==> flow/design.v <==
module register #(parameter WORD_LEN=32)(
    clk, 
    rst, 
    ld, 
    in, 
    out
    );
    input clk, rst, ld;
    input [WORD_LEN - 1: 0] in;
    output reg [WORD_LEN - 1: 0] out;
    always @(posedge clk or posedge rst) begin
        if (rst)
            out <= 0;
        else if (ld)
            out <= in;
    end
endmodule
module incrementer #(parameter WORD_LEN=32)(
    in, 
    out
    );
    input [WORD_LEN - 1:0] in;
    output [WORD_LEN - 1:0] out;
    assign out = in + 4;
endmodule
module mux2to1 #(parameter WORD_LEN=32) (
    a, 
    b, 
    sel_a, 
    sel_b, 
    out
    );
    input [WORD_LEN - 1:0] a, b;
    input sel_a, sel_b;
    output reg [WORD_LEN - 1:0] out;
    always @(a or b or sel_a or sel_b)
    begin
        out = 0;
        if (sel_a)
            out = a;
        else if (sel_b)
            out = b; 
    end
endmodule
module mux_3_to_1 
    #(parameter WIDTH=32)
(
    in1,
    in2,
    in3,
    sel,
    out
);
    input [WIDTH - 1 : 0] in1;
    input [WIDTH - 1 : 0] in2;
    input [WIDTH - 1 : 0] in3;
    input [1:0] sel;
    output reg [WIDTH - 1 : 0] out;
    always @(*) begin
        out = {WIDTH{1'b0}};
        if (sel == 2'b00)
            out = in1;
        else if (sel == 2'b01)
            out = in2;
        else if (sel == 2'b10)
            out = in3;
    end
endmodule
module IF_Stage(
    clk, 
    rst, 
    freeze, 
    branch_taken,
    branch_addr,
    instruction,
    PC,
    imem_addr,
    imem_data
);
    input clk, rst, freeze, branch_taken;
    input [32 - 1:0] branch_addr;
    output [32 - 1:0] instruction;
    output [32 - 1 : 0] PC;
    output [32 - 1 : 0] imem_addr;
    input [32 - 1:0] imem_data;
    wire[32 - 1 : 0] pc_in, pc_reg_out, pc_inc_out;
    register #(.WORD_LEN(32)) pc_reg(
        .clk(clk), 
        .rst(rst),
        .ld(~freeze), 
        .in(pc_in), 
        .out(pc_reg_out)
    );
    incrementer #(.WORD_LEN(32)) pc_inc(
        .in(pc_reg_out), 
        .out(pc_inc_out)
    );
    mux2to1 #(.WORD_LEN(32)) pc_mux(
        .a(pc_inc_out), 
        .b(branch_addr), 
        .sel_a(~branch_taken), 
        .sel_b(branch_taken), 
        .out(pc_in)
    );
    assign instruction = imem_data;
    assign imem_addr = pc_reg_out;
    assign PC = pc_inc_out;
endmodule
module IF_Stage_Reg (
	input clk, rst, freeze, flush,
	input[32 - 1:0] PC_in, instruction_in,
	output reg[32 - 1:0] PC, instruction
);
	always @(posedge clk, posedge rst) begin
		if (rst)
		begin
			PC <= 32'b0;
			instruction <= 32'b0;
		end
		else begin
			if (freeze) begin
			  	PC <= PC;
				instruction <= instruction;
			end
			else if (flush)
			begin
			  	PC <= 32'b0;
				instruction <= 32'b0;
			end
			else
			begin
			  	PC <= PC_in;
				instruction <= instruction_in;
			end
		end
	end
endmodule
module ControlUnit(
		mode, opcode, s,
		exe_cmd, mem_read, mem_write,
		wb_enable, branch_taken, status_write_enable
		);
	input[2 - 1 : 0] mode;
	input[4 - 1 : 0] opcode;
	input s;
	output reg[4 - 1 : 0] exe_cmd;
	output reg mem_read, mem_write, wb_enable,
			branch_taken, status_write_enable;
	always @(mode, opcode, s) begin
		exe_cmd = 0; mem_read = 0;
		mem_write = 0; wb_enable = 0;
		branch_taken = 0;
		status_write_enable = 0;
		case (mode)
			2'b00 : begin
				case (opcode) 
					4'b1101 : begin
						wb_enable = 1'b1;
						status_write_enable = s;
						exe_cmd = 4'b1101;
					end
					4'b1111 : begin
						wb_enable = 1'b1;
						status_write_enable = s;
						exe_cmd = 4'b1111;
					end
					4'b0100 : begin
						wb_enable = 1'b1;
						status_write_enable = s;
						exe_cmd = 4'b0100;
					end
					4'b0101 : begin
						wb_enable = 1'b1;
						status_write_enable = s;
						exe_cmd = 4'b0101;
					end
					4'b0010 : begin
						wb_enable = 1'b1;
						status_write_enable = s;
						exe_cmd = 4'b0010;
					end		
					4'b0110 : begin
						wb_enable = 1'b1;
						status_write_enable = s;
						exe_cmd = 4'b0110;
					end
					4'b0000 : begin
						wb_enable = 1'b1;
						status_write_enable = s;
						exe_cmd = 4'b0000;
					end
					4'b1100 : begin
						wb_enable = 1'b1;
						status_write_enable = s;
						exe_cmd = 4'b1100;
					end
					4'b0001 : begin
						wb_enable = 1'b1;
						status_write_enable = s;
						exe_cmd = 4'b0001;
					end
					4'b1010 : begin
						wb_enable = 1'b0;
						status_write_enable = 1'b1;
						exe_cmd = 4'b1010;
					end
					4'b1000: begin
						wb_enable = 1'b0;
						status_write_enable = 1'b1;
						exe_cmd = 4'b1000;
					end
				endcase
			end
			2'b01 : begin
				case (s) 
					1'b1: begin
						wb_enable = 1'b1;
						status_write_enable = 1'b1;
						exe_cmd = 4'b0100;
						mem_read = 1'b1;
					end
					1'b0: begin
						wb_enable = 1'b0;
						status_write_enable = 1'b0;
						exe_cmd = 4'b0100;
						mem_write = 1'b1;
					end
				endcase
			end
			2'b10 : begin
				branch_taken = 1'b1;
			end
		endcase
	end
endmodule
module Condition_Check (
    cond,
    stat_reg,
    cond_state
);
    input [4 - 1:0] cond;
    input [4 - 1:0] stat_reg;
    output cond_state;
    wire z, c, n, v;
    assign {z, c, n, v} = stat_reg;
    reg cond_state_reg;
    always @(cond, z, c, n, v) begin
        cond_state_reg = 1'b0;
        case(cond)
            4'b0000 : begin
                cond_state_reg = z;
            end
            4'b0001 : begin
                cond_state_reg = ~z;
            end
            4'b0010 : begin
                cond_state_reg = c;
            end
            4'b0011 : begin
                cond_state_reg = ~c;
            end
            4'b0100 : begin
                cond_state_reg = n;
            end
            4'b0101 : begin
                cond_state_reg = ~n;
            end
            4'b0110 : begin
                cond_state_reg = v;
            end
            4'b0111 : begin
                cond_state_reg = ~v;
            end
            4'b1000 : begin
                cond_state_reg = c & ~z;
            end
            4'b1001 : begin
                cond_state_reg = ~c | z;
            end
            4'b1010 : begin
                cond_state_reg = (n & v) | (~n & ~v);
            end
            4'b1011 : begin
                cond_state_reg = (n & ~v) | (~n & v);
            end
            4'b1100 : begin
                cond_state_reg = ~z & ((n & v) | (~n & ~v));
            end
            4'b1101 : begin
                cond_state_reg = z | (n & ~v) | (~n & ~v);
            end
            4'b1110 : begin
                cond_state_reg = 1'b1;
            end
        endcase
    end
    assign cond_state = cond_state_reg;
endmodule
module RegisterFile (
	clk, 
    rst, 
    src1, 
    src2, 
    dest_wb, 
	result_wb,  
    wb_enable,
	reg1, 
    reg2
);
    input clk, rst;
    input [4 - 1 : 0] src1, src2, dest_wb;
	input[32 - 1:0] result_wb;
    input wb_enable;
	output [32 - 1:0] reg1, reg2;
    reg[32 - 1:0] data[0:16 - 1];
    always @(negedge clk, posedge rst) begin
		if (rst) begin
            data[0] <= 32'd0;
            data[1] <= 32'd1;
            data[2] <= 32'd2;
            data[3] <= 32'd3;
            data[4] <= 32'd4;
            data[5] <= 32'd5;
            data[6] <= 32'd6;
            data[7] <= 32'd7;
            data[8] <= 32'd8;
            data[9] <= 32'd9;
            data[10] <= 32'd10;
            data[11] <= 32'd11;
            data[12] <= 32'd12;
            data[13] <= 32'd13;
            data[14] <= 32'd14;
            data[15] <= 32'd15;
        end
        else if (wb_enable) data[dest_wb] <= result_wb;
	end
    assign reg1 = data[src1];
    assign reg2 = data[src2];
endmodule 
module ID_Stage(
	clk,
	rst,
	PC_in,
	instruction_in,
	hazard,
	status_register_in,	
	wb_dest,
	wb_value,
	wb_enable_WB,
	PC,
	mem_read_out, 
	mem_write_out, 
	wb_enable_out,
	execute_command_out,
	branch_taken_out, 
	status_write_enable_out,
	reg_file_out1, 
	reg_file_out2,
	two_src,
	src1_out, 
	src2_out,
	immediate_out,
	signed_immediate,
	shift_operand,
	dest_reg_out  
);
	input clk;
	input rst;
	input[32 - 1: 0] PC_in;
	input[32 - 1:0] instruction_in;
	input hazard;
	input [3:0] status_register_in;
	input [4 - 1 : 0] wb_dest;
	input [32 - 1 : 0] wb_value;
	input wb_enable_WB;
	output[32 - 1: 0] PC;
	output mem_read_out, mem_write_out, wb_enable_out;
	output [4 - 1:0] execute_command_out;
	output branch_taken_out, status_write_enable_out;
	output [32 - 1:0] reg_file_out1, reg_file_out2;
	output two_src;
	output [4 - 1 : 0] src1_out, src2_out;
	output immediate_out;
	output [23:0] signed_immediate;
	output [12 - 1:0] shift_operand;
	output [4 - 1:0] dest_reg_out;  
	assign PC = PC_in;
	assign src1_out = instruction_in[19:16];
	wire two_src_mem_write_en;
	wire control_unit_mux_enable;
	wire mem_write;
	assign two_src_mem_write_en = cond_state == 1'b1 ? mem_write : 1'b0;  
	assign two_src = (~instruction_in[25]) | (two_src_mem_write_en);
	wire mem_read, wb_enable, branch_taken, status_write_enable;
	wire [4 - 1:0] execute_command;
	ControlUnit control_unit(
		.mode(instruction_in[27:26]),
		.opcode(instruction_in[24:21]), 
		.s(instruction_in[20]),
		.exe_cmd(execute_command), 
		.mem_read(mem_read), 
		.mem_write(mem_write),
		.wb_enable(wb_enable), 
		.branch_taken(branch_taken),
		.status_write_enable(status_write_enable)
	);
	wire cond_state;
	assign control_unit_mux_enable = ~cond_state | hazard;
	assign mem_read_out = control_unit_mux_enable == 1'b0 ? mem_read : 1'b0;
	assign mem_write_out = control_unit_mux_enable == 1'b0 ? mem_write : 1'b0;
	assign wb_enable_out = control_unit_mux_enable == 1'b0 ? wb_enable : 1'b0;
	assign branch_taken_out = control_unit_mux_enable == 1'b0 ? branch_taken : 1'b0;
	assign status_write_enable_out = control_unit_mux_enable == 1'b0 ? status_write_enable : 1'b0;
	assign execute_command_out = control_unit_mux_enable == 1'b0 ? execute_command : 4'b0;
	wire[4 - 1:0] reg_file_src1, reg_file_src2;
	assign reg_file_src1 = instruction_in[19:16];
	assign reg_file_src2 = two_src_mem_write_en ? instruction_in[15:12] : instruction_in[3:0];
	assign src2_out = reg_file_src2; 
	RegisterFile register_file(
		.clk(clk), 
		.rst(rst),
    	.src1(reg_file_src1), 
		.src2(reg_file_src2),
		.dest_wb(wb_dest),
		.result_wb(wb_value),
    	.wb_enable(wb_enable_WB),
		.reg1(reg_file_out1), .reg2(reg_file_out2)
	);
	Condition_Check condition_check(
		.cond(instruction_in[31:28]),
		.stat_reg(status_register_in),
		.cond_state(cond_state)
    );
	assign shift_operand = instruction_in[11:0];
	assign signed_immediate = instruction_in[23:0];
	assign dest_reg_out = instruction_in[15:12];
	assign immediate_out = instruction_in[25];
endmodule
module HazardDetector (
    input [4 - 1:0] src1, src2,
    input [4 - 1:0] exe_wb_dest,
    input [4 - 1:0]mem_wb_dest,
    input two_src, 
    input exe_wb_enable,
    input mem_wb_enable,
    input hazard_ignore,
    input EXE_mem_read_en,
    output reg hazard
);  
    always @(*)
    begin
        hazard = 1'b0;
        if (~hazard_ignore) begin
            if ((src1 == exe_wb_dest) && (exe_wb_enable == 1'b1))
                hazard = 1'b1;
            else
            if ((src1 == mem_wb_dest) && (mem_wb_enable == 1'b1))
                hazard = 1'b1;
            else
            if ((src2 == exe_wb_dest) && (exe_wb_enable == 1'b1) && (two_src == 1'b1))
                hazard = 1'b1;            
            else
            if ((src2 == mem_wb_dest) && (mem_wb_enable == 1'b1) && (two_src == 1'b1))
                hazard = 1'b1;    
            else
                hazard = 1'b0;
        end
        if (hazard_ignore) begin
            if ((src1 == exe_wb_dest) && EXE_mem_read_en)
                hazard = 1'b1;
            else
            if ((src2 == exe_wb_dest) && (two_src == 1'b1) && EXE_mem_read_en)
                hazard = 1'b1;
            else
                hazard = 1'b0;
        end
    end
endmodule
module ID_Stage_Reg(
	clk, 
	rst, 
	flush, 
	pc_in, 
	mem_read_in, 
	mem_write_in, 
	wb_enable_in,
	branch_taken_in, 
	status_write_enable_in, 
	execute_command_in, 
	val_rn_in, 
	val_rm_in,
	immediate_in, 
	signed_immediate_in, 
	shift_operand_in, 
	dest_reg_in,
	status_register_in, 
	pc_out, 
	mem_read_out, 
	mem_write_out, 
	wb_enable_out,
	branch_taken_out, 
	status_write_enable_out, 
	execute_command_out, 
	val_rn_out,
	val_rm_out,
	immediate_out, 
	signed_immediate_out, 
	shift_operand_out, 
	dest_reg_out,
	status_register_out,
	src1_in,
	src2_in,
	src1_out,
	src2_out,
	freeze
);
	input clk, rst, flush;
	input[32 - 1: 0] pc_in;
	input mem_read_in, mem_write_in, wb_enable_in;
	input branch_taken_in, status_write_enable_in;
	input [4 - 1:0] execute_command_in;
	input [32 - 1:0] val_rn_in, val_rm_in;
	input immediate_in;
	input [23:0] signed_immediate_in;
	input [12 - 1:0] shift_operand_in;
	input [4 - 1:0] dest_reg_in;
	input [3:0] status_register_in;
	input freeze;
	output reg[32 - 1: 0] pc_out;
	output reg mem_read_out, mem_write_out, wb_enable_out;
	output reg branch_taken_out, status_write_enable_out;
	output reg [4 - 1:0] execute_command_out;
	output reg [32 - 1:0] val_rn_out, val_rm_out;
	output reg immediate_out;
	output reg [23:0] signed_immediate_out;
	output reg [12 - 1:0] shift_operand_out;
	output reg [4 - 1:0] dest_reg_out;
	output reg [3:0] status_register_out;	
	input [4 - 1 : 0] src1_in, src2_in;
	output reg [4 - 1 : 0] src1_out, src2_out;
	always @(posedge clk, posedge rst) 
        if (rst) begin
			pc_out <= 32'b0;
			{mem_read_out, mem_write_out, wb_enable_out} <= {3'b0};
			{branch_taken_out, status_write_enable_out} <= {2'b0};
			execute_command_out <= 4'b0;
			{val_rn_out, val_rm_out} <= {32'b0, 32'b0};
			immediate_out <= 1'b0;
			signed_immediate_out <= 24'b0;
			shift_operand_out <= 12'b0;
			dest_reg_out <= 4'b0;
			status_register_out <= 4'b0;
		end
        else
		begin
			if (freeze)
			begin
			end
			else
			if (flush)
			begin
				pc_out <= 32'b0;
				{mem_read_out, mem_write_out, wb_enable_out} <= {3'b0};
				{branch_taken_out, status_write_enable_out} <= {2'b0};
				execute_command_out <= 4'b0;
				{val_rn_out, val_rm_out} <= {32'b0, 32'b0};
				immediate_out <= 1'b0;
				signed_immediate_out <= 24'b0;
				shift_operand_out <= 12'b0;
				dest_reg_out <= 4'b0;
				status_register_out <= 4'b0;
				src1_out <= 4'b0;
				src2_out <= 4'b0;
			end
			else
			begin
			  	pc_out <= pc_in;
				{mem_read_out, mem_write_out, wb_enable_out} <= {mem_read_in, mem_write_in, wb_enable_in};
				{branch_taken_out, status_write_enable_out} <= {branch_taken_in, status_write_enable_in};
				execute_command_out <= execute_command_in;
				{val_rn_out, val_rm_out} <= {val_rn_in, val_rm_in};
				immediate_out <= immediate_in;
				signed_immediate_out <= signed_immediate_in;
				shift_operand_out <= shift_operand_in;
				dest_reg_out <= dest_reg_in;
				status_register_out <= status_register_in;
            	src1_out <= src1_in;
				src2_out <= src2_in;
			end
		end
endmodule
module val2gen(
		input [32 - 1:0] val_rm,
        input [11:0] shift_operand,
        input immediate, is_mem_command,
        output reg [32 - 1:0] val2_out
		);
    reg [2 * (32) - 1 : 0] tmp;
    integer i;
    always @(val_rm, shift_operand, immediate, is_mem_command) begin
        val2_out = 32'b0;
        tmp = 0;
        if (is_mem_command == 1'b0) begin
            if (immediate == 1'b1) begin
                val2_out = {24'b0 ,shift_operand[7 : 0]};
                tmp = {val2_out, val2_out} >> (({{2'b0},shift_operand[11 : 8]}) << 1);
                val2_out = tmp[32 - 1 : 0];
            end 
            else 
            if(immediate == 1'b0 && shift_operand[4] == 0) begin
                case(shift_operand[6:5])
                    2'b00 : begin
                        val2_out = val_rm << shift_operand[11 : 7];
                    end
                    2'b01 : begin
                        val2_out = val_rm >> shift_operand[11 : 7];
                    end
                    2'b10 : begin
                        val2_out = val_rm >>> shift_operand[11 : 7];
                    end
                    2'b11 : begin
                        tmp = {val_rm, val_rm} >> (shift_operand[11 : 7]);
                        val2_out = tmp[32 - 1 : 0];
                    end
                endcase
            end
        end 
        else  
        begin
            val2_out = { {20{shift_operand[11]}} , shift_operand[11 : 0]}; 
        end
    end
endmodule 
module ALU (
    alu_in1, 
    alu_in2,
    alu_command,
    status_register,
    alu_out,
    alu_status_register_out
    );
    input [32 - 1:0] alu_in1, alu_in2;
    input [4 - 1:0] alu_command;
    input [3:0] status_register;
    output reg [32 - 1:0] alu_out;
    output [3:0] alu_status_register_out;
    wire cin;
    assign cin = status_register[1];
    wire z, n; 
    assign z = (alu_out == 32'b0) ? 1'b1 : 1'b0;
    assign n = (alu_out[32 - 1]); 
    reg v, cout; 
    assign alu_status_register_out = {z, cout, n, v};
    always @(*) begin
        cout = 1'b0;
        v = 1'b0;
        case (alu_command)
            4'b1101:
                alu_out = alu_in2;
            4'b1111:
                alu_out = ~alu_in2; 
            4'b0100:
                begin
                    {cout, alu_out} = alu_in1 + alu_in2;
                    v = ((alu_in1[32 - 1] == alu_in2[32 - 1])
                            & (alu_out[32 - 1] != alu_in1[32 - 1]));
                end
            4'b0101:
                begin
                    {cout, alu_out} = alu_in1 + alu_in2 + cin;
                    v = ((alu_in1[32 - 1] == alu_in2[32 - 1]) 
                        & (alu_out[32 - 1] != alu_in1[32 - 1]));
                end
            4'b0010:
                begin
                    {cout, alu_out} = alu_in1 - alu_in2;
                    v = ((alu_in1[32 - 1] == ~alu_in2[32 - 1])
                        & (alu_out[32 - 1] != alu_in1[32 - 1]));
                end
            4'b0110:
                begin
                    {cout, alu_out} = alu_in1 - alu_in2 - 1 + cin;
                    v = ((alu_in1[32 - 1] == alu_in2[32 - 1])
                        & (alu_out[32 - 1] != alu_in1[32 - 1]));
                end
            4'b0000:
                alu_out	 = 	alu_in1 & alu_in2;
            4'b1100:
                alu_out	 = 	alu_in1 | alu_in2;
            4'b0001:
                alu_out	 = 	alu_in1 ^ alu_in2;
            4'b1010:
                begin
                    {cout, alu_out} = {alu_in1[31], {alu_in1}} - {alu_in2[31], {alu_in2}};
                        v = ((alu_in1[32 - 1] == ~alu_in2[32 - 1])
                            & (alu_out[32 - 1] != alu_in1[32 - 1]));
                end
            4'b1000:
                alu_out	 = 	alu_in1 & alu_in2;
            4'b0100:
                alu_out	 = 	alu_in1 + alu_in2;
            4'b0100:
                alu_out	 = 	alu_in1 + alu_in2;
            default:
                alu_out  =  32'b0;
        endcase
    end    
endmodule
module EXE_Stage(
	clk, 
	rst,
	pc_in, 
	wb_enable_in, 
	mem_read_in, 
	mem_write_in, 
	status_register_write_enable, 
	branch_taken_in, 
	execute_command_in,
	immediate_in, 
	signed_immediate_24_in, 
	shift_operand_in, 
	val_rn_in, 
	val_rm_in, 
	status_register_in,
	pc_out,
	status_bits, 
	alu_res,
	branch_address,
	alu_res_in_MEM,
	wb_value_WB,
	alu_mux_src_1_sel,
	alu_mux_src_2_sel,
	val_rm_mux_out
);
	input clk, rst;
	input [32 - 1: 0] pc_in;
	input wb_enable_in, mem_read_in, mem_write_in, status_register_write_enable, branch_taken_in;
	input [4 - 1 : 0] execute_command_in;
	input immediate_in;
	input [23:0] signed_immediate_24_in;
	input [12 - 1 : 0] shift_operand_in;
	input [32 - 1: 0] val_rn_in, val_rm_in;
	input [3:0] status_register_in; 
	input [32 - 1 : 0] alu_res_in_MEM;
	input [32 - 1 : 0] wb_value_WB;
	input [1:0] alu_mux_src_1_sel;
	input [1:0] alu_mux_src_2_sel;
	output [32 - 1: 0] pc_out;
	output [3:0] status_bits;
	output [32 - 1 : 0] alu_res;
	output [32 - 1 : 0] branch_address;
	output [32 - 1 : 0] val_rm_mux_out;
	assign pc_out = pc_in;
	wire [32 - 1 : 0] alu_out;
	wire [32 - 1 : 0] val2out;
	wire [32 - 1 : 0] alu_mux_rn_out;
	wire [32 - 1 : 0] alu_mux_rm_out;
	ALU alu(
    	.alu_in1(alu_mux_rn_out), 
		.alu_in2(val2out),
    	.alu_command(execute_command_in),
    	.status_register(status_register_in),
    	.alu_out(alu_out),
    	.alu_status_register_out(status_bits)
    );
	assign alu_res = alu_out;
	wire is_mem_command;
	assign is_mem_command = mem_read_in | mem_write_in;
	mux_3_to_1 #(32) alu_mux_src_1(
		.in1(val_rn_in),
		.in2(alu_res_in_MEM),
		.in3(wb_value_WB),
		.sel(alu_mux_src_1_sel),
		.out(alu_mux_rn_out)
	);
	mux_3_to_1 #(32) alu_mux_src_2(
		.in1(val_rm_in),
		.in2(alu_res_in_MEM),
		.in3(wb_value_WB),
		.sel(alu_mux_src_2_sel),
		.out(alu_mux_rm_out)
	);
	assign val_rm_mux_out = alu_mux_rm_out;
	val2gen v2g(
		.val_rm(alu_mux_rm_out),
        .shift_operand(shift_operand_in),
        .immediate(immediate_in), 
		.is_mem_command(is_mem_command),
        .val2_out(val2out)
		);
	wire [32 - 1 : 0] adder_out;
	wire [32 - 1 : 0] sign_immediate_extended = { {8{signed_immediate_24_in[23]}}, signed_immediate_24_in}; 
	assign adder_out = pc_in + (sign_immediate_extended << 2);	
	assign branch_address = adder_out;
endmodule 
module EXE_Stage_Reg(
	clk,
	rst,
	pc_in,
	wb_enable_in,
	mem_read_in,
	mem_write_in,
	alu_res_in,
	val_rm_in,
	dest_in,
	pc_out,
	wb_enable_out,
	mem_read_out,
	mem_write_out,
	alu_res_out,
	val_rm_out,
	dest_out,
	freeze
);
	input clk, rst;
	input [32 - 1 : 0] pc_in;
	input wb_enable_in, mem_read_in, mem_write_in;
	input [32 - 1 : 0] alu_res_in, val_rm_in;
	input [4 - 1 : 0] dest_in;
	input freeze;
	output reg[32 - 1 : 0] pc_out;
	output reg wb_enable_out, mem_read_out, mem_write_out;
	output reg [32 - 1 : 0] alu_res_out, val_rm_out;
	output reg [4 - 1 : 0] dest_out;
	always @(posedge clk, posedge rst) 
        if (rst)
		begin
            pc_out <= 32'b0;
			{wb_enable_out, mem_read_out, mem_write_out} <= {3'b0};
			{alu_res_out, val_rm_out} <= {32'b0, 32'b0};
			dest_out <= 4'b0;
		end
        else
		begin
			if (freeze)
			begin
			end
			else
			begin
				pc_out <= pc_in;
				{wb_enable_out, mem_read_out, mem_write_out} <= {wb_enable_in, mem_read_in, mem_write_in};
				{alu_res_out, val_rm_out} <= {alu_res_in, val_rm_in};
				dest_out <= dest_in;
			end
		end
endmodule
module StatusRegister(
    clk,
    rst,
    ld,
    in,
    out
);
    input clk;
    input rst;
    input ld;
    input [3:0] in;
    output reg [3:0] out;
    always@(negedge clk, posedge rst) 
	begin
		if (rst) 
            out <= 0;
		else 
        if (ld) 
            out <= in;
	end
endmodule
module MEM_Stage(
	clk,
	rst,
	pc_in,
	mem_write_in,
	mem_read_in,
	alu_res_in,
	val_rm_in,
	data_mem_out,
	pc_out,
	alu_res_out_MEM,
	freeze_MEM,
	dmem_addr,
	dmem_wdata,
	dmem_read,
	dmem_write,
	dmem_rdata,
	dmem_ready
);
	input clk;
	input rst;
	input [32 - 1 : 0] pc_in;
	input mem_write_in;
	input mem_read_in;
	input [32 - 1 : 0] alu_res_in;
	input [32 - 1 : 0] val_rm_in;
	output [32 - 1 : 0] data_mem_out;
	output [32 - 1 : 0] pc_out;
	output freeze_MEM;
	output [32 - 1 : 0] dmem_addr;
	output [32 - 1 : 0] dmem_wdata;
	output dmem_read, dmem_write;
	input [32 - 1 : 0] dmem_rdata;
	input dmem_ready;
	assign pc_out = pc_in;
	output [32 - 1 : 0] alu_res_out_MEM;
	assign alu_res_out_MEM = alu_res_in;
	assign dmem_addr = alu_res_in;
	assign dmem_wdata = val_rm_in;
	assign dmem_read = mem_read_in;
	assign dmem_write = mem_write_in;
	assign data_mem_out = dmem_rdata;
	assign freeze_MEM = (mem_read_in | mem_write_in) & ~dmem_ready;
endmodule
module MEM_Stage_Reg(
	clk,
	rst,
	pc_in,
	wb_enable_in,
	mem_read_in,
	alu_res_in,
	data_mem_in,
	dest_reg_in,
	wb_enable_out,
	mem_read_out,
	alu_res_out,
	data_mem_out,
	dest_reg_out,
	pc_out,
	freeze
);
	input clk;
	input rst;
	input [32 - 1 : 0] pc_in;
	input wb_enable_in;
	input mem_read_in;
	input [32 - 1 : 0] alu_res_in;
	input [32 - 1 : 0] data_mem_in;
	input [4 - 1 : 0] dest_reg_in;
	input freeze;
	output reg wb_enable_out;
	output reg mem_read_out;
	output reg [32 - 1 : 0] alu_res_out;
	output reg [32 - 1 : 0] data_mem_out;
	output reg [4 - 1 : 0] dest_reg_out;
	output reg [32 - 1 : 0] pc_out;
	always @(posedge clk, posedge rst) 
        if (rst)
		begin
			wb_enable_out <= 1'b0;
			mem_read_out <= 1'b0;
			alu_res_out <= 32'b0;
			data_mem_out <= 32'b0;
			dest_reg_out <= 4'b0;
			pc_out <= 32'b0;
		end
        else
		begin
			if (freeze)
			begin
			end
			else
			begin
				wb_enable_out <= wb_enable_in;
				mem_read_out <= mem_read_in;
				alu_res_out <= alu_res_in;
				data_mem_out <= data_mem_in;
				dest_reg_out <= dest_reg_in;
				pc_out <= pc_in;
			end
		end
endmodule
module WB_Stage(
	clk,
	rst,
	pc_in,
	mem_read,
	alu_res_in,
	data_mem_in,
	wb_value,
	pc_out
);
	input clk;
	input rst;
	input [32 - 1 : 0] pc_in;
	input mem_read;
	input [32 - 1 : 0] alu_res_in;
	input [32 - 1 : 0] data_mem_in;
	output [32 - 1 : 0] wb_value;
	output [32 - 1 : 0] pc_out;
	assign pc_out = pc_in;
	mux2to1  #(.WORD_LEN(32)) wb_stage_mux(
		.a(data_mem_in), .sel_a(mem_read),
		.b(alu_res_in), .sel_b(~mem_read),
		.out(wb_value)
	);
endmodule 
module Forwarding 
(
    en_forwarding,
	WB_wb_en, 
    MEM_wb_en,
    MEM_dst, 
    WB_dst, 
    src1_in, 
    src2_in,
    sel_src1, 
    sel_src2,
    ignore_hazard
);
    input en_forwarding;
	input WB_wb_en, MEM_wb_en;
    input [4 - 1:0] MEM_dst, WB_dst, src1_in, src2_in;
    output reg [1:0] sel_src1, sel_src2;
    output reg ignore_hazard;
	always@(*) begin
		sel_src1 = 2'b0;
		sel_src2 = 2'b0;
        ignore_hazard = 1'b0;
        if (en_forwarding && WB_wb_en) begin
            if (WB_dst == src1_in) begin
                sel_src1 = 2'b10;  
                ignore_hazard = 1'b1;
            end
            if (WB_dst == src2_in) begin
                sel_src2 = 2'b10;  
                ignore_hazard = 1'b1;
            end
        end
        if (en_forwarding && MEM_wb_en) begin
            if (MEM_dst == src1_in) begin
                sel_src1 = 2'b01;
                ignore_hazard = 1'b1;
            end
            if (MEM_dst == src2_in) begin
                sel_src2 = 2'b01;
                ignore_hazard = 1'b1;
            end
        end
	end
endmodule
module ARM(
	input clk, rst,
	output [32 - 1:0] imem_addr,
	input [32 - 1:0] imem_data,
	output [32 - 1:0] dmem_addr,
	output [32 - 1:0] dmem_wdata,
	output dmem_read,
	output dmem_write,
	input [32 - 1:0] dmem_rdata,
	input dmem_ready
);
	wire frwrd_mode = 1'b1;  
	wire freeze, branch_taken, flush;
	wire[32 - 1:0] 	PC_IF, PC_IF_Reg,
								PC_ID, PC_ID_Reg,
								PC_EXE, PC_EXE_Reg,
								PC_MEM, PC_MEM_Reg,
								PC_WB;
	wire [3:0] actual_status_register_out; 
	wire[32 - 1:0] 	Instruction_IF, Instruction_IF_Reg;
	wire hazard;
	assign freeze = hazard;
	wire branch_taken_ID_Reg;
	assign flush = branch_taken_ID_Reg;
	wire branch_taken_EXE;
	assign branch_taken_EXE = branch_taken_ID_Reg;
	wire [32 - 1 : 0] branch_address_EXE;
	wire freeze_MEM;  
	IF_Stage IF_Stage(
		.clk(clk), 
		.rst(rst),
		.freeze(freeze | freeze_MEM), 
		.branch_taken(branch_taken_EXE),
		.branch_addr(branch_address_EXE),
		.PC(PC_IF),
		.instruction(Instruction_IF),
		.imem_addr(imem_addr),
		.imem_data(imem_data)
	);
	IF_Stage_Reg IF_Stage_Reg(
		.clk(clk), 
		.rst(rst),
		.freeze(freeze | freeze_MEM), 
		.flush(flush),
		.PC_in(PC_IF), 
		.instruction_in(Instruction_IF),
        .PC(PC_IF_Reg), 
		.instruction(Instruction_IF_Reg)
	);
	wire mem_read_ID, mem_read_ID_Reg;
	wire mem_write_ID, mem_write_ID_Reg;
	wire wb_enable_ID, wb_enable_ID_Reg;
	wire [4 - 1:0] execute_command_ID, execute_command_ID_Reg;
	wire branch_taken_ID; 
	wire status_write_enable_ID, status_write_enable_ID_Reg;
	wire [32 - 1:0] reg_file_1_ID, reg_file_1_ID_Reg;
	wire [32 - 1:0] reg_file_2_ID, reg_file_2_ID_Reg;
	wire immediate_ID, immediate_ID_Reg;
	wire [23:0] signed_immediate_ID, signed_immediate_ID_Reg;
	wire [12 - 1:0] shift_operand_ID, shift_operand_ID_Reg;
	wire [4 - 1:0] dest_reg_ID, dest_reg_ID_Reg;
	wire [3:0] status_register_ID_Reg, status_register_ID;
	wire two_src_ID;
	wire [4 - 1 : 0] src1_ID, src2_ID;
	wire [4 - 1 : 0] dest_reg_EXE_Reg;
	wire wb_enable_MEM_Reg;
	wire [32 - 1 : 0] wb_value_WB;
	wire [4 - 1 : 0] dest_reg_MEM_Reg;
	ID_Stage ID_Stage(
		.clk(clk), 
		.rst(rst), 
		.PC_in(PC_IF_Reg), 
		.hazard(hazard),
		.instruction_in(Instruction_IF_Reg), 
		.PC(PC_ID), 
		.status_register_in(actual_status_register_out),
		.wb_dest(dest_reg_MEM_Reg),
		.wb_value(wb_value_WB),
		.wb_enable_WB(wb_enable_MEM_Reg),
		.mem_read_out(mem_read_ID), 
		.mem_write_out(mem_write_ID), 
		.wb_enable_out(wb_enable_ID),
		.execute_command_out(execute_command_ID),
		.branch_taken_out(branch_taken_ID), 
		.status_write_enable_out(status_write_enable_ID),
		.reg_file_out1(reg_file_1_ID), 
		.reg_file_out2(reg_file_2_ID), 
		.two_src(two_src_ID),
		.src1_out(src1_ID),
		.src2_out(src2_ID),
		.immediate_out(immediate_ID),
		.signed_immediate(signed_immediate_ID), 
		.shift_operand(shift_operand_ID),
		.dest_reg_out(dest_reg_ID)
	);
	wire wb_enable_EXE_Reg;
	wire ignore_hazard_FWD;
	HazardDetector HazardDetector(
		.src1(src1_ID), 
		.src2(src2_ID),
		.exe_wb_dest(dest_reg_ID_Reg), 
		.mem_wb_dest(dest_reg_EXE_Reg),  
		.two_src(two_src_ID), 
		.exe_wb_enable(wb_enable_ID_Reg),  
		.mem_wb_enable(wb_enable_EXE_Reg),  
		.EXE_mem_read_en(mem_read_ID_Reg),
		.hazard(hazard),
		.hazard_ignore(frwrd_mode)
	);
	assign status_register_ID = actual_status_register_out;
	wire [4 - 1 : 0] src1_ID_Reg, src2_ID_Reg;
	ID_Stage_Reg ID_Stage_Reg(
		.clk(clk), 
		.rst(rst), 
		.flush(flush), 
		.pc_in(PC_ID), 
		.mem_read_in(mem_read_ID),
		.mem_write_in(mem_write_ID), 
		.wb_enable_in(wb_enable_ID),
		.branch_taken_in(branch_taken_ID), 
		.status_write_enable_in(status_write_enable_ID), 
		.execute_command_in(execute_command_ID), 
		.val_rn_in(reg_file_1_ID), 
		.val_rm_in(reg_file_2_ID),
		.immediate_in(immediate_ID), 
		.signed_immediate_in(signed_immediate_ID),
		.shift_operand_in(shift_operand_ID), 
		.dest_reg_in(dest_reg_ID),
		.status_register_in(status_register_ID), 
		.pc_out(PC_ID_Reg), 
		.mem_read_out(mem_read_ID_Reg),
		.mem_write_out(mem_write_ID_Reg), 
		.wb_enable_out(wb_enable_ID_Reg),
		.branch_taken_out(branch_taken_ID_Reg), 
		.status_write_enable_out(status_write_enable_ID_Reg), 
		.execute_command_out(execute_command_ID_Reg), 
		.val_rn_out(reg_file_1_ID_Reg), 
		.val_rm_out(reg_file_2_ID_Reg),
		.immediate_out(immediate_ID_Reg), 
		.signed_immediate_out(signed_immediate_ID_Reg),
		.shift_operand_out(shift_operand_ID_Reg), 
		.dest_reg_out(dest_reg_ID_Reg),
		.status_register_out(status_register_ID_Reg),
		.freeze(freeze_MEM),
		.src1_in(src1_ID),
		.src2_in(src2_ID),
		.src1_out(src1_ID_Reg),
		.src2_out(src2_ID_Reg)
	);
	wire [32 - 1 : 0] alu_res_EXE;
	wire [3:0] alu_status_bits;
	wire [32 - 1 : 0] val_rm_mux_out_EXE;
	wire [32 - 1 : 0] alu_res_out_MEM;
	wire [1 : 0] sel_src1_FWD, sel_src2_FWD;
	EXE_Stage EXE_Stage(
		.clk(clk), 
		.rst(rst),
		.pc_in(PC_ID_Reg), 
		.wb_enable_in(wb_enable_ID_Reg), 
		.mem_read_in(mem_read_ID_Reg), 
		.mem_write_in(mem_write_ID_Reg), 
		.status_register_write_enable(status_write_enable_ID_Reg), 
		.branch_taken_in(branch_taken_ID_Reg), 
		.execute_command_in(execute_command_ID_Reg),
		.immediate_in(immediate_ID_Reg), 
		.signed_immediate_24_in(signed_immediate_ID_Reg), 
		.shift_operand_in(shift_operand_ID_Reg), 
		.val_rn_in(reg_file_1_ID_Reg), 
		.val_rm_in(reg_file_2_ID_Reg), 
		.status_register_in(status_register_ID_Reg),
		.pc_out(PC_EXE),
		.status_bits(alu_status_bits), 
		.alu_res(alu_res_EXE),
		.branch_address(branch_address_EXE),
		.alu_res_in_MEM(alu_res_out_MEM),  
		.wb_value_WB(wb_value_WB),
		.alu_mux_src_1_sel(sel_src1_FWD),  
		.alu_mux_src_2_sel(sel_src2_FWD),  
		.val_rm_mux_out(val_rm_mux_out_EXE)
	);
	wire mem_read_EXE_Reg;
	wire mem_write_EXE_Reg;
	wire [32 - 1 : 0] alu_res_EXE_Reg;
	wire [32 - 1 : 0] val_rm_EXE_Reg;
	EXE_Stage_Reg EXE_Stage_Reg(
		.clk(clk),
		.rst(rst),
		.pc_in(PC_EXE),
		.wb_enable_in(wb_enable_ID_Reg),
		.mem_read_in(mem_read_ID_Reg),
		.mem_write_in(mem_write_ID_Reg),
		.alu_res_in(alu_res_EXE),
		.val_rm_in(val_rm_mux_out_EXE),
		.dest_in(dest_reg_ID_Reg),
		.freeze(freeze_MEM),
		.pc_out(PC_EXE_Reg),
		.wb_enable_out(wb_enable_EXE_Reg),
		.mem_read_out(mem_read_EXE_Reg),
		.mem_write_out(mem_write_EXE_Reg),
		.alu_res_out(alu_res_EXE_Reg),
		.val_rm_out(val_rm_EXE_Reg),
		.dest_out(dest_reg_EXE_Reg)
	);
	StatusRegister StatusRegister(
		.clk(clk),
		.rst(rst),
		.ld(status_write_enable_ID_Reg),
		.in(alu_status_bits),
		.out(actual_status_register_out)
	);
	wire [32 - 1 : 0] data_mem_MEM;
	MEM_Stage MEM_Stage(
		.clk(clk),
		.rst(rst),
		.pc_in(PC_EXE_Reg),
		.mem_write_in(mem_write_EXE_Reg),
		.mem_read_in(mem_read_EXE_Reg),
		.alu_res_in(alu_res_EXE_Reg),
		.val_rm_in(val_rm_EXE_Reg),
		.data_mem_out(data_mem_MEM),
		.pc_out(PC_MEM),
		.alu_res_out_MEM(alu_res_out_MEM),
		.freeze_MEM(freeze_MEM),
		.dmem_addr(dmem_addr),
		.dmem_wdata(dmem_wdata),
		.dmem_read(dmem_read),
		.dmem_write(dmem_write),
		.dmem_rdata(dmem_rdata),
		.dmem_ready(dmem_ready)
	);
	wire mem_read_MEM_Reg;
	wire [32 - 1 : 0] alu_res_MEM_Reg;
	wire [32 - 1 : 0] data_mem_MEM_Reg;
	MEM_Stage_Reg MEM_Stage_Reg(
		.clk(clk),
		.rst(rst),
		.pc_in(PC_MEM),
		.wb_enable_in(wb_enable_EXE_Reg),
		.mem_read_in(mem_read_EXE_Reg),
		.alu_res_in(alu_res_EXE_Reg),
		.data_mem_in(data_mem_MEM),
		.dest_reg_in(dest_reg_EXE_Reg),
		.freeze(freeze_MEM),
		.wb_enable_out(wb_enable_MEM_Reg),
		.mem_read_out(mem_read_MEM_Reg),
		.alu_res_out(alu_res_MEM_Reg),
		.data_mem_out(data_mem_MEM_Reg),
		.dest_reg_out(dest_reg_MEM_Reg),
		.pc_out(PC_MEM_Reg)
	);
	WB_Stage WB_Stage(
		.clk(clk),
		.rst(rst),
		.pc_in(PC_MEM_Reg),
		.mem_read(mem_read_MEM_Reg),
		.alu_res_in(alu_res_MEM_Reg),
		.data_mem_in(data_mem_MEM_Reg),
		.wb_value(wb_value_WB),
		.pc_out(PC_WB)
	);
	Forwarding Forwarding ( 
		.en_forwarding(frwrd_mode),
		.WB_wb_en(wb_enable_MEM_Reg), 
		.MEM_wb_en(wb_enable_EXE_Reg),
		.MEM_dst(dest_reg_EXE_Reg), 
		.WB_dst(dest_reg_MEM_Reg), 
		.src1_in(src1_ID_Reg), 
		.src2_in(src2_ID_Reg),
		.sel_src1(sel_src1_FWD), 
		.sel_src2(sel_src2_FWD),
		.ignore_hazard(ignore_hazard_FWD)
	);
endmodule 
==> flow/run.sh <==
#!/bin/bash
# the make line also repeats each setting of config.mk as NAME=value (left out here)
make -C /OpenROAD-flow-scripts/flow DESIGN_CONFIG=/design/flow/config.mk WORK_HOME=/design/flow/orfs CLKGATE_MAP_FILE= finish
==> flow/config.mk <==
export PLATFORM = sky130hd
export DESIGN_NAME = ARM
export DESIGN_NICKNAME = ARM
export VERILOG_FILES = /design/flow/design.v
export SDC_FILE = /design/flow/constraint.sdc
export NUM_CORES = 4
export LEC_CHECK = 0
export ABC_AREA = 1
export CAP_MARGIN = 20
export CORE_MARGIN = 2
export CORE_UTILIZATION = 66
export CTS_CLUSTER_DIAMETER = 348
export CTS_CLUSTER_SIZE = 98
export PLACE_DENSITY = 0.36
export SETUP_SLACK_MARGIN = 3.16
export SLEW_MARGIN = 20
export TNS_END_PERCENT = 10
==> flow/constraint.sdc <==
create_clock -name core_clock -period 10.7 [get_ports {clk}]
set_input_delay 2.1400 -clock core_clock [delete_from_list [all_inputs] [get_ports {clk}]]
set_output_delay 2.1400 -clock core_clock [all_outputs]
set_load 0.01 [all_outputs]
==> flow_summary.yaml, run 1 <==
# implementation run metrics
outcome:
  lastStage: "global routing"
  status: "stopped before the end"
  error: "[ERROR GRT-0232] Routing congestion too high. Check the congestion heatmap in the GUI."
synth:
  ys_seq_share_pct: 38.0
  ys_cells: 8579
  simple_gate_area_share_pct: 27.8
  ys_sh_aoi_pct: 19.4
  synth-seq-cells: 899
  mux_share_pct: 0
  ys_async_sr_fraction_pct: 99.1
  adder_share_pct: 2.88
  edf_count: 8
  synth.distinct_cells: 71
  yosysTopAreaCellShare_pct: 20.4
  common_cells: "nand2_1 (2027), inv_1 (1109), o21ai_0 (1061)"
  xor_area_share_pct: 0.930
  synthCells: 8579
  ys_top_logic_family: "simple AND/OR/NAND/NOR gates"
  ys_chip_area_mm2: 0.0595
  synth_nets: 8781
  syn_area_per_cell_um2: 6.93
  synthTopCellsByArea: "dfrtn_1 (20%), dfrtp_1 (16%), nand2_1 (13%), o21ai_0 (8.9%), inv_1 (7.0%)"
  top_cell: "nand2_1"
  syn_area_mm2: 0.0595
  top_area_cell: "dfrtn_1"
  ff_type: "dfrtn_1"
  yosysWarningCount: 16
floorplan:
  die-area_mm2: 0.0925
  fp.dieH_um: 304
  core_area_mm2: 0.0897
  die_x_um: 304
  rows: 110
  pin_count: 165
  fp_util_pct: 66.3
clocking:
  htreeDepth: 1
  clock-sinks: 899
  clock_path_buffers: 3
  cts_made_buffers: 13
  cts-root-buf: "clkbuf_16"
global_routing:
  grt_overflow_total: 1582
  grtUsageTotal_pct: 86.5
place:
  portBuffers: 164
  dpl.hpwl_um: 200000
  gp_congestion: 1.21
-- what timing repair did --
| action | in CTS |
|---|---|
| resized | 663 |
| setup buffers | 117 |
| pin swaps | 176 |
| gates cloned | 19 |
| hold buffers | 0 |
| setup endpoints to repair | 938 |
-- metrics by stage --
stage	power [W]	instances	worst slack [ps]	cell area, um2	util (%)
CTS	0.0318	10741	-821	74700	83.3
detailed placement	0.0282	10553	-1520	69800	77.8
global placement	0.0278	10552	-1520	69800	77.8
floorplan	0.0163	8579	-8680	59500	-
-- metal layers --
layer	GRT overflow	GRT usage, %
met1	178	87.1
met3	178	75.6
met2	717	97.8
met5	34	55.7
met4	475	85.7
==> run 2, diff against run 1 <==
Settings changed: ABC_AREA 1 to not set, CORE_UTILIZATION 66 to 40, CTS_CLUSTER_DIAMETER 348 to not set, CTS_CLUSTER_SIZE 98 to not set, PLACE_DENSITY 0.36 to not set, SETUP_SLACK_MARGIN 3.16 to not set, TNS_END_PERCENT 10 to not set.
Clock period 10.7 ns to 20.0 ns, I/O delays scaled along.
==> run 2 against run 1 <==
Net effect:
- the run now finishes clean
- synthesized cell count is 17% lower
- die size is 62% higher
- synthesized area is 1.3% lower
==> flow_summary.yaml, run 2 <==
# implementation run metrics
pwr:
  powerSeq_w: 0.00332
  p_int_w: 0.00749
  maxPowerGroup: "combinational cells"
  p_per_area_mw_per_mm2: 231
  p_seq_share_pct: 21.0
  ir_worst_vdd_mv: 0.120
  power.leakage_nw: 29.0
  pwr-share-clk_pct: 12.8
  clk-power_w: 0.00203
  p_comb_share_pct: 66.2
  comb_power_w: 0.0105
  p_sw_w: 0.00836
  sw_frac_of_total_pct: 52.7
worst_hold_path:
  hp-class: "flip-flop to flip-flop"
  min_to: "ID_Stage.register_file.data[0][19]"
  whs_path_depth: 2
  hold_path.startpoint: "ID_Stage.register_file.data[0][19]"
detailed_routing:
  drt-initial-drc-count: 9077
  route.vias.total: 62395
  routedLengthMet1_um: 120000
  totalWireLength_um: 299000
  wl_per_cell_um: 31.9
  drt_pre_antenna_iters: 9
  vias_per_cell: 6.66
  ant_nets: 0
  met2_wirelength_um: 121000
  topRoutingLayerUsed: "met5"
  route.detailed.drc: 0
  wl_met3_um: 36000
worst_setup_path:
  cpPeakStageDelay_ps: 550
  path_class: "flip-flop to flip-flop"
  cp.depth: 35
  endpoint: "StatusRegister.out[2]"
  crit_start: "MEM_Stage_Reg.dest_reg_out[1]"
  arrival_ps: 10070
  cp.buffers_inverters: 6
  worst_path_max_delay_cell: "dfrtp_1"
  crit_family: "simple AND/OR/NAND/NOR gates"
  r2r_cells: 35
  crit_required_ps: 10520
  worst_setup_path_end_kind: "flip-flop"
  r2r-end: "StatusRegister.out[2]"
  worstPathMaxFanout: 17
  path_common_cell: "buf_4"
  r2r_start: "MEM_Stage_Reg.dest_reg_out[1]"
  reg2reg_setup_slack_ps: 450
  start_kind: "flip-flop"
synth:
  adder_share_pct: 2.92
  ff_type: "dfrtn_1"
  ys_async_sr_fraction_pct: 99.1
  xor_area_share_pct: 2.46
  ys_cells: 7134
  syn_area_per_cell_um2: 8.23
  simple_gate_area_share_pct: 19.0
  syn_area_mm2: 0.0587
  ys_sh_aoi_pct: 28.4
  ys_chip_area_mm2: 0.0587
  top_area_cell: "dfrtn_1"
  synth_nets: 7336
  synthTopCellsByArea: "dfrtn_1 (21%), dfrtp_1 (16%), a21oi_1 (6.1%), nand2_1 (6.0%), nor2_1 (5.5%)"
  yosysWarningCount: 16
  synth.distinct_cells: 124
  synth-seq-cells: 899
  mux_share_pct: 3.64
  synthCells: 7134
  common_cells: "nand2_1 (932), nor2_1 (855), a21oi_1 (718)"
  ys_seq_share_pct: 38.5
  top_cell: "nand2_1"
  ys_top_logic_family: "AND-OR/OR-AND gates"
  edf_count: 8
  yosysTopAreaCellShare_pct: 20.6
global_routing:
  grtUsageTotal_pct: 38.7
  grt_pass1_vias: 59033
  grt_antenna_before_repair: 14
  grt_max_degree: 207
  grt_overflow_total: 0
  grt_pass1_wl_um: 428000
clocking:
  cts-root-buf: "clkbuf_16"
  clock.latency.late_pin_ps: 750
  cts_tree: "built"
  htreeDepth: 3
  clock-sinks: 899
  cts.clk_slew.worst_paths_ps: 60
  clock_path_buffers: 3
  cts_made_buffers: 101
  holdBufCountCts: 0
sta:
  tightest_slew_ps: 1270
  timing.hold.ws_ps: 442
  finalHoldViolCount: 0
  rsz0062_at_grt: "false"
  fin_ws_ps: 451
  setup_viol: 0
  slew_viol_final: 0
  skew_ps: 84.0
  max_slew_margin_pct: 15.0
place:
  post_dp_cell_area_mm2: 0.0648
  portBuffers: 164
  preCtsSetupSlack_ps: 652
  dpl.hpwl_um: 203000
  gp_congestion: 1.12
floorplan:
  die_x_um: 387
  core_area_mm2: 0.146
  rows: 140
  pin_count: 165
  fp.dieH_um: 387
  die-area_mm2: 0.150
  fp_util_pct: 40.3
outcome:
  status: "timing/DRC/antenna clean"
run:
  cap_violations: 0
  warnings: 139
layout:
  nFillCells: 14225
  fin_area_mm2: 0.0686
  syn2layout_area_growth_pct: 16.8
  nets: 7560
## run 2: final cells by class
type	instances	area [um2]	share of cell area, %
Clock inverter	71	678	0.989
Multi-Input combinational cell	5500	33700	49.1
Sequential cell	899	22600	33.0
Inverter	138	526	0.767
Tap cell	1917	2400	3.50
Antenna cell	7	17.5	0.0256
Clock buffer	150	3010	4.39
Timing Repair Buffer	686	5690	8.29
## run 2: metal layers
layer,global-route usage [%],vias to the layer above
li1,-,26720
met1,52.1,30389
met2,54.4,4244
met3,11.3,1034
met4,23.6,8
met5,0,-
## run 2: repair_timing
item | in CTS | in global routing
endpoints found under the setup margin | 0 | 2
buffers inserted | 0 | 2
endpoints found under the hold margin | 0 | 0
gates resized | 0 | 9
## run 2: per-stage QoR
step / setup TNS, ps / utilization, % / std cells / total power (W)
2_1_floorplan: -2937430 / - / 7134 / 0.00881
3_3_place_gp: 0 / 44.4 / 9138 / 0.0133
3_5_place_dp: 0 / 44.4 / 9138 / 0.0133
4_1_cts: 0 / 47.0 / 9358 / 0.0154
5_1_grt: 0 / 47.0 / 9362 / 0.0165
6_report: 0 / 47.0 / 9368 / 0.0158
==> run 3, diff against run 2 <==
Settings changed: CELL_PAD_IN_SITES_GLOBAL_PLACEMENT set to 0, CORE_UTILIZATION 40 to 19, CTS_CLUSTER_DIAMETER set to 51, PLACE_DENSITY_LB_ADDON set to 0.1, SETUP_SLACK_MARGIN set to -0.52.
Clock period 20.0 ns to 29.8 ns, I/O delays scaled along.
==> run 3 against run 2 <==
Net effect:
- still clean on timing, DRC and antenna
- clock skew grew 17 ps
- worst hold slack improved by 4.3 ps
- first-iteration DRC count down 24%
- flip-flop count unchanged
- combinational power shrank 36%
- critical endpoint is now StatusRegister.out[3]
- largest cell class unchanged
==> flow_summary.yaml, run 3 <==
# implementation run metrics
detailed_routing:
  wl_per_cell_um: 33.1
  met2_wirelength_um: 160000
  drt-initial-drc-count: 6922
  topRoutingLayerUsed: "met5"
  wl_met3_um: 28600
  route.detailed.drc: 0
  totalWireLength_um: 379000
  vias_per_cell: 5.34
  drt_pre_antenna_iters: 8
  ant_nets: 0
  route.vias.total: 60988
  routedLengthMet1_um: 171000
floorplan:
  rows: 204
  pin_count: 165
  fp.dieH_um: 560
  core_area_mm2: 0.308
  die-area_mm2: 0.313
  fp_util_pct: 19.1
  die_x_um: 560
worst_setup_path:
  reg2reg_setup_slack_ps: 3430
  cp.depth: 30
  cpPeakStageDelay_ps: 940
  crit_required_ps: 15730
  path_class: "flip-flop to flip-flop"
  r2r_cells: 30
  start_kind: "flip-flop"
  crit_family: "simple AND/OR/NAND/NOR gates"
  r2r_start: "MEM_Stage_Reg.dest_reg_out[3]"
  cp.buffers_inverters: 2
  crit_start: "MEM_Stage_Reg.dest_reg_out[3]"
  worst_path_max_delay_cell: "o31ai_1"
  arrival_ps: 12300
  path_common_cell: "nand4_1"
  worstPathMaxFanout: 45
  worst_setup_path_end_kind: "flip-flop"
  r2r-end: "StatusRegister.out[3]"
  endpoint: "StatusRegister.out[3]"
place:
  gp_congestion: 0.979
  portBuffers: 164
  placed_cells: 11083
  dpl.hpwl_um: 255000
global_routing:
  grtUsageTotal_pct: 23.4
  grt_pass1_wl_um: 518000
  grt_max_degree: 149
  grt_overflow_total: 0
  grt_pass1_vias: 59156
  grt_antenna_before_repair: 19
synth:
  ys_seq_share_pct: 38.5
  ff_type: "dfrtn_1"
  syn_area_per_cell_um2: 8.23
  ys_sh_aoi_pct: 28.4
  edf_count: 8
  synth.distinct_cells: 124
  yosysTopAreaCellShare_pct: 20.6
  synth-seq-cells: 899
  simple_gate_area_share_pct: 19.0
  synthTopCellsByArea: "dfrtn_1 (21%), dfrtp_1 (16%), a21oi_1 (6.1%), nand2_1 (6.0%), nor2_1 (5.5%)"
  syn_area_mm2: 0.0587
  common_cells: "nand2_1 (932), nor2_1 (855), a21oi_1 (718)"
  yosysWarningCount: 16
  adder_share_pct: 2.92
  ys_chip_area_mm2: 0.0587
  ys_async_sr_fraction_pct: 99.1
  synthCells: 7134
  ys_cells: 7134
  top_cell: "nand2_1"
  synth_nets: 7336
  xor_area_share_pct: 2.46
  ys_top_logic_family: "AND-OR/OR-AND gates"
  mux_share_pct: 3.64
  top_area_cell: "dfrtn_1"
clocking:
  cts.clk_slew.worst_paths_ps: 50
  post-cts-setup-buffers: 0
  cts_tree: "built"
  cts_resized: 0
  cts-root-buf: "clkbuf_16"
  holdBufCountCts: 0
  clock_path_buffers: 4
  cts_made_buffers: 164
  clock-sinks: 899
  clock.latency.late_pin_ps: 860
  htreeDepth: 4
worst_hold_path:
  min_to: "ID_Stage.register_file.data[0][21]"
  whs_path_depth: 2
  hold_path.startpoint: "ID_Stage.register_file.data[0][21]"
  hp-class: "flip-flop to flip-flop"
layout:
  nets: 7364
  instances_no_fill: 11430
  syn2layout_area_growth_pct: 21.9
pwr:
  sw_frac_of_total_pct: 54.6
  p_int_w: 0.00496
  p_comb_share_pct: 61.3
  powerSeq_w: 0.00225
  p_per_area_mw_per_mm2: 153
  maxPowerGroup: "combinational cells"
  ir_worst_vdd_mv: 0.0539
  comb_power_w: 0.00671
  pwr-share-clk_pct: 18.1
  clk-power_w: 0.00198
  power.leakage_nw: 28.8
  p_sw_w: 0.00597
  p_seq_share_pct: 20.5
sta:
  slew_viol_final: 0
  max_slew_margin_pct: 16.7
  tightest_slew_ps: 1230
  timing.hold.ws_ps: 446
  finalHoldViolCount: 0
  skew_ps: 101
  rsz0062_at_grt: "false"
  setup_viol: 0
run:
  warnings: 149
  cap_violations: 0
outcome:
  status: "timing/DRC/antenna clean"
-- run 3: through the flow --
| stage | utilization [%] | TNS [ps] | total power, W | setup slack [ps] | instance area, um2 |
|---|---|---|---|---|---|
| 2_1_floorplan | - | -1427240 | 0.00591 | -2950 | 58700 |
| 3_3_place_gp | 21.3 | 0 | 0.00883 | 3870 | 65600 |
| 3_5_place_dp | 21.3 | 0 | 0.00878 | 3830 | 65700 |
| 4_1_cts | 23.2 | 0 | 0.0108 | 3840 | 71500 |
| 5_1_grt | 23.2 | 0 | 0.0115 | 3090 | 71500 |
| 6_report | 23.2 | 0 | 0.0109 | 3430 | 71600 |
-- run 3: layer usage --
metal / GRT usage, % / up-vias
li1: - / 26403
met5: 0 / -
met4: 10.4 / 6
met3: 5.04 / 662
met1: 32.4 / 31027
met2: 34.4 / 2890
-- run 3: final cells by class --
cell class	instances	area [um2]
inverter	138	524
fill	33737	237000
multi-input combinational	5499	33700
clock buffer	212	4630
clock inverter	119	1120
timing repair buffer	428	3750
tap	4120	5150
antenna	15	37.5
sequential	899	22600
==> run 4, diff against run 3 <==
Settings changed: CAP_MARGIN 20 to 10, CELL_PAD_IN_SITES_DETAIL_PLACEMENT set to 2, CELL_PAD_IN_SITES_GLOBAL_PLACEMENT 0 to 2, CORE_UTILIZATION 19 to 40, CTS_CLUSTER_DIAMETER 51 to 286, CTS_CLUSTER_SIZE set to 89, GPL_ROUTABILITY_DRIVEN set to 0, HOLD_SLACK_MARGIN set to 0.08, MAX_ROUTING_LAYER set to met4, MIN_ROUTING_LAYER set to met1, PLACE_DENSITY set to 0.42, PLACE_DENSITY_LB_ADDON 0.1 to not set, SETUP_SLACK_MARGIN -0.52 to -0.15, SLEW_MARGIN 20 to 35, TNS_END_PERCENT set to 10.
Clock period 29.8 ns to 13.3 ns, I/O delays scaled along.
==> run 4 against run 3 <==
Net effect:
- the run now fails in global routing
- die size fell by 52%
- synthesized area did not move
- synthesized cell count did not move
==> flow_summary.yaml, run 4 <==
# implementation run metrics
outcome:
  status: "stopped before the end"
  lastStage: "global routing"
floorplan:
  fp.dieH_um: 387
  pin_count: 165
  fp_util_pct: 40.3
  die_x_um: 387
  core_area_mm2: 0.146
  die-area_mm2: 0.150
  rows: 140
synth:
  ys_async_sr_fraction_pct: 99.1
  edf_count: 8
  synthCells: 7134
  ys_sh_aoi_pct: 28.4
  synth_nets: 7336
  ys_chip_area_mm2: 0.0587
  ys_seq_share_pct: 38.5
  xor_area_share_pct: 2.46
  top_cell: "nand2_1"
  adder_share_pct: 2.92
  simple_gate_area_share_pct: 19.0
  syn_area_mm2: 0.0587
  synth.distinct_cells: 124
  mux_share_pct: 3.64
  ff_type: "dfrtn_1"
  yosysWarningCount: 16
  top_area_cell: "dfrtn_1"
  synth-seq-cells: 899
  common_cells: "nand2_1 (932), nor2_1 (855), a21oi_1 (718)"
  syn_area_per_cell_um2: 8.23
  yosysTopAreaCellShare_pct: 20.6
  ys_cells: 7134
  synthTopCellsByArea: "dfrtn_1 (21%), dfrtp_1 (16%), a21oi_1 (6.1%), nand2_1 (6.0%), nor2_1 (5.5%)"
  ys_top_logic_family: "AND-OR/OR-AND gates"
clocking:
  clock_path_buffers: 3
  clock-sinks: 899
  htreeDepth: 1
  cts_made_buffers: 15
  cts-root-buf: "clkbuf_16"
place:
  preCtsSetupSlack_ps: -2750
  portBuffers: 164
  dpl.hpwl_um: 264000
-- run 4: stage by stage --
| step | hold slack [ps] | cell area (um2) | setup TNS (ps) | power [W] | instances |
|---|---|---|---|---|---|
| 3_3_place_gp | 441 | 71200 | -7940 | 0.0224 | 9947 |
| 3_5_place_dp | 458 | 71200 | -10510 | 0.0237 | 9948 |
| 2_1_floorplan | 427 | 58700 | -4569090 | 0.0132 | 7134 |
| 4_1_cts | 442 | 72800 | -7110 | 0.0254 | 10038 |
-- run 4: timing repair --
item,4_1_cts
endpoints found under the setup margin,4
cloned,4
pin swaps,42
gates resized,143
buffers inserted,30
hold buffers,0
==> run 5, diff against run 4 <==
Settings changed: ABC_AREA set to 1, CAP_MARGIN 10 to 20, CELL_PAD_IN_SITES_DETAIL_PLACEMENT 2 to not set, CELL_PAD_IN_SITES_GLOBAL_PLACEMENT 2 to not set, CORE_ASPECT_RATIO set to 0.5, CORE_UTILIZATION 40 to 59, CTS_CLUSTER_DIAMETER 286 to 400, CTS_CLUSTER_SIZE 89 to 100, GPL_ROUTABILITY_DRIVEN 0 to not set, HOLD_SLACK_MARGIN 0.08 to not set, MAX_ROUTING_LAYER met4 to not set, MIN_ROUTING_LAYER met1 to not set, PLACE_DENSITY 0.42 to 0.36, SETUP_SLACK_MARGIN -0.15 to 2.95, SLEW_MARGIN 35 to 20, TNS_END_PERCENT 10 to 15.
Clock period 13.3 ns to 11.0 ns, I/O delays scaled along.
==> run 5 against run 4 <==
Net effect:
- the flow again stops in global routing
- die size decreased by 31%
- synthesized area up 1.4%
- synthesized cell count is 20% higher
==> flow_summary.yaml, run 5 <==
# implementation run metrics
outcome:
  status: "stopped before the end"
  lastStage: "global routing"
  error: "[ERROR GRT-0232] Routing congestion too high. Check the congestion heatmap in the GUI."
synth:
  synth-seq-cells: 899
  top_cell: "nand2_1"
  ff_type: "dfrtn_1"
  ys_sh_aoi_pct: 19.4
  adder_share_pct: 2.88
  ys_seq_share_pct: 38.0
  top_area_cell: "dfrtn_1"
  yosysTopAreaCellShare_pct: 20.4
  ys_async_sr_fraction_pct: 99.1
  synthTopCellsByArea: "dfrtn_1 (20%), dfrtp_1 (16%), nand2_1 (13%), o21ai_0 (8.9%), inv_1 (7.0%)"
  ys_cells: 8579
  syn_area_mm2: 0.0595
  syn_area_per_cell_um2: 6.93
  yosysWarningCount: 16
  common_cells: "nand2_1 (2027), inv_1 (1109), o21ai_0 (1061)"
  xor_area_share_pct: 0.930
  synthCells: 8579
  ys_top_logic_family: "simple AND/OR/NAND/NOR gates"
  ys_chip_area_mm2: 0.0595
  edf_count: 8
  mux_share_pct: 0
  synth_nets: 8781
  simple_gate_area_share_pct: 27.8
  synth.distinct_cells: 71
place:
  dpl.hpwl_um: 204000
  portBuffers: 164
  placed_cells: 10878
  post_dp_cell_area_mm2: 0.0713
  gp_congestion: 1.12
global_routing:
  grt_overflow_total: 902
  grtUsageTotal_pct: 82.4
floorplan:
  die_x_um: 453
  fp.dieH_um: 229
  core_area_mm2: 0.100
  fp_util_pct: 59.5
  rows: 82
  pin_count: 165
  die-area_mm2: 0.104
clocking:
  htreeDepth: 1
  cts-root-buf: "clkbuf_16"
  cts_made_buffers: 12
  clock_path_buffers: 3
  clock-sinks: 899
==> run 5: repair_timing <==
action,CTS
hold buffers,0
gates resized,627
setup buffers,108
cloned,36
endpoints found under the setup margin,734
pin swaps,157
endpoints found under the hold margin,0
==> run 5: through the flow <==
| stage | worst slack [ps] | TNS [ps] | util (%) | hold slack, ps |
|---|---|---|---|---|
| floorplan | -8590 | -5608720 | - | 414 |
| global placement | -1560 | -5300 | 71.2 | 426 |
| detailed placement | -1520 | -5210 | 71.3 | 433 |
| CTS | -942 | -3380 | 76.2 | 442 |
==> run 5: per-layer routing <==
metal	GRT overflow	global-route usage [%]
met5	28	59.2
met4	210	67.9
met3	182	74.2
met2	327	93.4
met1	155	86.0
==> run 6, diff against run 5 <==
Settings changed: ABC_AREA 1 to not set, CAP_MARGIN 20 to 0, CELL_PAD_IN_SITES_DETAIL_PLACEMENT set to 2, CORE_ASPECT_RATIO 0.5 to 0.92, CORE_MARGIN 2 to 6, CORE_UTILIZATION 59 to 40, CTS_CLUSTER_DIAMETER 400 to not set, CTS_CLUSTER_SIZE 100 to not set, GPL_ROUTABILITY_DRIVEN set to 0, GPL_TIMING_DRIVEN set to 0, PLACE_DENSITY 0.36 to not set, PLACE_DENSITY_LB_ADDON set to 0.28, SETUP_SLACK_MARGIN 2.95 to not set, SLEW_MARGIN 20 to 30, TNS_END_PERCENT 15 to not set.
Clock period 11.0 ns to 20.0 ns, I/O delays scaled along.
==> run 6 against run 5 <==
Net effect:
- the run again fails in global routing
- synthesized cell count shrank 17%
- die size rose by 51%
- synthesized area decreased by 1.3%
==> flow_summary.yaml, run 6 <==
# implementation run metrics
synth:
  yosysTopAreaCellShare_pct: 20.6
  ys_seq_share_pct: 38.5
  adder_share_pct: 2.92
  synth-seq-cells: 899
  edf_count: 8
  mux_share_pct: 3.64
  top_area_cell: "dfrtn_1"
  ff_type: "dfrtn_1"
  simple_gate_area_share_pct: 19.0
  synth_nets: 7336
  ys_top_logic_family: "AND-OR/OR-AND gates"
  synth.distinct_cells: 124
  ys_cells: 7134
  xor_area_share_pct: 2.46
  yosysWarningCount: 16
  ys_chip_area_mm2: 0.0587
  synthTopCellsByArea: "dfrtn_1 (21%), dfrtp_1 (16%), a21oi_1 (6.1%), nand2_1 (6.0%), nor2_1 (5.5%)"
  synthCells: 7134
  common_cells: "nand2_1 (932), nor2_1 (855), a21oi_1 (718)"
  ys_async_sr_fraction_pct: 99.1
  syn_area_per_cell_um2: 8.23
  top_cell: "nand2_1"
  ys_sh_aoi_pct: 28.4
  syn_area_mm2: 0.0587
floorplan:
  die-area_mm2: 0.156
  rows: 134
  fp_util_pct: 40.4
  fp.dieH_um: 379
  pin_count: 165
  die_x_um: 411
  core_area_mm2: 0.145
clocking:
  clock_path_buffers: 3
  cts_made_buffers: 101
  holdBufCountCts: 0
  clock-sinks: 899
  htreeDepth: 3
  cts-root-buf: "clkbuf_16"
global_routing:
  grt_overflow_total: 1008
  grtUsageTotal_pct: 86.1
outcome:
  lastStage: "global routing"
  status: "stopped before the end"
  error: "[ERROR GRT-0116] Global routing finished with congestion. Check the congestion regions in the DRC Viewer."
place:
  portBuffers: 164
  dpl.hpwl_um: 351000
run 6: timing repair:
| item | in CTS |
|---|---|
| pin swaps | 33 |
| hold endpoints to repair | 0 |
| setup endpoints to repair | 4 |
| gates resized | 317 |
| setup buffers | 75 |
run 6: stage by stage:
step | area, um2 | TNS, ps | cells | worst slack, ps
3_3_place_gp | 62700 | -6230180 | 9202 | -11320
3_5_place_dp | 63900 | -8910 | 9249 | -2810
4_1_cts | 70000 | -15.2 | 9541 | -15.2
2_1_floorplan | 58700 | -2937430 | 7134 | -5890
run 6: layer usage:
layer | overflow | GRT usage, %
met5 | 30 | 72.8
met3 | 158 | 82.2
met2 | 338 | 93.8
met1 | 150 | 84.3
met4 | 332 | 83.6
Power and IR drop assume default switching activity.
